// float_adder
module float_adder(
    input   clk,
    input   rst,
    input   [31:0]  x,
    input   [31:0]  y,
    output  reg [31:0]  z,
    output  reg [1:0]   overflow, 
    output  reg done
);
Size in the first run: ~2300 cells after synthesis, about 100 I/O pins.
Settings: LEC_CHECK=0, CAP_MARGIN=15, CORE_MARGIN=2, CORE_UTILIZATION=40, GPL_TIMING_DRIVEN=0, MAX_ROUTING_LAYER=met4, PLACE_DENSITY_LB_ADDON=0.29, SLEW_MARGIN=20, TNS_END_PERCENT=95; clock period 5.0 ns.
run.sh (not shown) runs the stock make flow with config.mk's settings and CLKGATE_MAP_FILE=.
The starting point finished but failed the layout checks on setup timing.
Rerun with:
CAP_MARGIN = 35   (was 15)
CORE_ASPECT_RATIO = 1.48   (was unset)
CORE_UTILIZATION = 54   (was 40)
CTS_CLUSTER_DIAMETER = 248   (was unset)
PLACE_DENSITY_LB_ADDON = 0.16   (was 0.29)
SETUP_SLACK_MARGIN = 0.42   (was unset)
TNS_END_PERCENT = 15   (was 95)
What happened: The changed run produced a clean layout. Cell area came out lower by 1.2%. Combinational power rose by about 2%. Clock power falls by 14%. Setup slack improved by 300 ps.
Rerun with:
CAP_MARGIN = 20   (was 35)
CORE_ASPECT_RATIO = unset   (was 1.48)
CORE_UTILIZATION = 40   (was 54)
CTS_CLUSTER_DIAMETER = unset   (was 248)
GPL_TIMING_DRIVEN = unset   (was 0)
MAX_ROUTING_LAYER = unset   (was met4)
PLACE_DENSITY_LB_ADDON = unset   (was 0.16)
SETUP_SLACK_MARGIN = unset   (was 0.42)
TNS_END_PERCENT = unset   (was 15)
clock period = 4.33 ns   (was 5.0 ns; I/O delays follow)
Result: The new run completed without violations. Non-clock buffer count went down by 28. Wire length went down by 13%. Combinational power went up by 14%. Sequential cell count stays the same. Final cell count went up by 5.9%. Power went up by 21%. Hold slack improved by 11 ps. Via count went down by 5.6%. Sequential power went up by 15%. Synthesized area does not change.
Rerun with:
CORE_UTILIZATION = 72   (was 40)
CTS_CLUSTER_DIAMETER = 348   (was unset)
CTS_CLUSTER_SIZE = 14   (was unset)
PLACE_DENSITY_LB_ADDON = 0.29   (was unset)
SETUP_SLACK_MARGIN = 0.9   (was unset)
clock period = 3.47 ns   (was 4.33 ns; I/O delays follow)
Result:
- Now the flow died in 5_1_grt on GRT-0116
- die size shrinks by 44%
- area after synthesis stays the same
- synthesized cell count does not change


Starting RTL as in the previous note.
clock: 5.0 ns
lec_check: 0
cap_margin: 20
core_margin: 2
core_utilization: 40
slew_margin: 20
The first run finished clean.
==> next run, changes <==
Settings changed: CORE_UTILIZATION 40 to 57, CTS_CLUSTER_SIZE set to 86, SETUP_SLACK_MARGIN set to 0.74.
Clock period 5.0 ns to 2.59 ns, I/O delays scaled along.
Effect: This time the run stopped in 5_1_grt on GRT-0232. Area after synthesis does not change. Synthesized cell count stays the same. Die size came out lower by a quarter to a third.
==> next run, changes <==
Settings changed: CORE_UTILIZATION 57 to 40, CTS_CLUSTER_SIZE 86 to unset, PLACE_DENSITY_LB_ADDON set to 0.29, SETUP_SLACK_MARGIN 0.74 to unset, TNS_END_PERCENT set to 95.
Clock period 2.59 ns to 5.0 ns, I/O delays scaled along.
After rerunning:
- The changed run passed the timing, design-rule and antenna checks
- synthesized cell count is unchanged
- area after synthesis is unchanged
- die area rises by about 40%
==> next run, changes <==
Settings changed: CTS_CLUSTER_SIZE set to 13, PLACE_DENSITY_LB_ADDON 0.29 to unset, SETUP_SLACK_MARGIN set to 0.13, TNS_END_PERCENT 95 to unset.
Clock period 5.0 ns to 2.49 ns, I/O delays scaled along.
- Now the flow reached the layout checks and failed them: negative setup slack
- worst setup slack got worse by 1.6 ns
- clock skew decreases by 0.0033 ns
- routed wire length rose by 20%
- cell area grows by 39%
- sequential share of layout area shrinks by 10 points
==> next run, changes <==
Settings changed: CORE_UTILIZATION 40 to 66, CTS_CLUSTER_SIZE 13 to unset, SETUP_SLACK_MARGIN 0.13 to unset.
Clock period 2.49 ns to 3.45 ns, I/O delays scaled along.
The new run finished but failed the layout checks on negative setup slack.
Sequential power goes down by 26%.
Sequential cell count stays the same.
Clock skew goes up by 0.019 ns.
Total power goes down by 36%.
Via count goes down by 0.63%.
Final area goes down by 23%.
Hold slack is worse by 0.026 ns.
Utilization goes up by 18 points.
Worst setup slack is better by 0.52 ns.
==> next run, changes <==
Settings changed: CORE_UTILIZATION 66 to 40, SETUP_SLACK_MARGIN set to 1.15.
Clock period 3.45 ns to 4.33 ns, I/O delays scaled along.
Result: The new run passed the timing, design-rule and antenna checks; cell count rises by 6.2%; via count decreases by 11%; routed wire length decreases by 4.2%.
Power and IR drop assume default switching activity.
